==> v7: inputs <==
==> flow/design.v <==
module alu_top (
    input             clk,
    input      [7:0]  a,
    input      [7:0]  b,
    input      [3:0]  sel,
    output reg [15:0] out
);
    reg  [7:0]  a_q, b_q;
    reg  [3:0]  sel_q;
    wire [15:0] alu_out;
    always @(posedge clk) begin
        a_q   <= a;
        b_q   <= b;
        sel_q <= sel;
        out   <= alu_out;
    end
    alu u_alu (.a(a_q), .b(b_q), .sel(sel_q), .out(alu_out));
endmodule

`timescale 1ns / 1ps
module alu(
    input [7:0] a,b,
    input [3:0] sel,
    output reg [15:0] out
    );
    always@(*)
        begin
            case(sel)
                4'b0000 : out=a+b;
                4'b0001 : out=a+1;
                4'b0010 : out=a-b;
                4'b0011 : out=a*b;
                4'b0100 : out=(b==0) ? 16'd0 : a/b;
                4'b0101 : out=(b==0) ? 16'd0 : a%b;
                4'b0110 : out=a&b;
                4'b0111 : out=a|b;
                4'b1000 : out=~(a&b);
                4'b1001 : out=~(a|b);
                4'b1010 : out=a^b;
                default: out=0;
            endcase        
        end    
endmodule
==> flow/run.sh <==
#!/bin/bash
# the make line also repeats each setting of config.mk as NAME=value (left out here)
make -C /OpenROAD-flow-scripts/flow DESIGN_CONFIG=/design/flow/config.mk WORK_HOME=/design/flow/orfs CLKGATE_MAP_FILE= finish
==> flow/config.mk <==
export PLATFORM = sky130hd
export DESIGN_NAME = alu_top
export DESIGN_NICKNAME = alu_top
export VERILOG_FILES = /design/flow/design.v
export SDC_FILE = /design/flow/constraint.sdc
export NUM_CORES = 4
export LEC_CHECK = 0
export CAP_MARGIN = 20
export CORE_MARGIN = 2
export CORE_UTILIZATION = 58
export CTS_CLUSTER_DIAMETER = 33
export HOLD_SLACK_MARGIN = 0.29
export SETUP_SLACK_MARGIN = 4.76
export SLEW_MARGIN = 20
==> flow/constraint.sdc <==
create_clock -name core_clock -period 17.5 [get_ports {clk}]
set_input_delay 3.5000 -clock core_clock [delete_from_list [all_inputs] [get_ports {clk}]]
set_output_delay 3.5000 -clock core_clock [all_outputs]
set_load 0.01 [all_outputs]
==> v31 (differences from v7) <==
==> flow/config.mk (replaced) <==
export PLATFORM = sky130hd
export DESIGN_NAME = alu_top
export DESIGN_NICKNAME = alu_top
export VERILOG_FILES = /design/flow/design.v
export SDC_FILE = /design/flow/constraint.sdc
export NUM_CORES = 4
export LEC_CHECK = 0
export ABC_AREA = 1
export CAP_MARGIN = 20
export CORE_MARGIN = 2
export CORE_UTILIZATION = 72
export CTS_CLUSTER_DIAMETER = 373
export CTS_CLUSTER_SIZE = 93
export PLACE_DENSITY = 0.44
export SLEW_MARGIN = 20
export TNS_END_PERCENT = 5
==> flow/constraint.sdc (replaced) <==
create_clock -name core_clock -period 21.9 [get_ports {clk}]
set_input_delay 4.3800 -clock core_clock [delete_from_list [all_inputs] [get_ports {clk}]]
set_output_delay 4.3800 -clock core_clock [all_outputs]
set_load 0.01 [all_outputs]
==> qor summary <==
| item | v31 | v7 |
|---|---|---|
| Most frequent cell after synthesis | nand2_1 | ha_1 |
| HPWL after detailed placement | 30.22 mm | 30.17 mm |
| Area of the synthesized netlist per yosys stat | 10510 um^2 | 10530 um^2 |
| Share of the synthesized netlist area taken by xor and xnor gates | 5.499% | 5.571% |
| Core Area | 14420 um^2 | 17900 um^2 |
| Adders+Majority by Area | 27.66% | 27.61% |
| Worst setup timing slack at the placement stage | -2.102 ns | -9.146 ns |
| Average cell area after synthesis | 6.542 um^2 | 7.610 um^2 |
| Resized Gates After CTS | 21 | 72 |
| Core utilization at floorplan | 72.88% | 58.83% |
| Total instance count after detailed placement | 2093 | 2035 |
| Total cells reported by yosys after synthesis | 1607 | 1384 |
| Netlist area before placement | 10510 um^2 | 10530 um^2 |
| Portion of netlist area occupied by mux cells | 0% | 4.526% |
| Sequential cell area fraction in the yosys report | 6.856% | 6.842% |
| Post-CTS setup buffers | 4 | 118 |
| Overall die width | 124.8 um | 138.8 um |
| Gate count of the mapped netlist | 1607 | 1384 |
| Number of standard-cell rows in the floorplan | 44 | 49 |
| Outcome | stopped before the end | stopped before the end |
| Last stage reached | 5_1_grt | 5_1_grt |
| Area of the die | 15580 um^2 | 19250 um^2 |
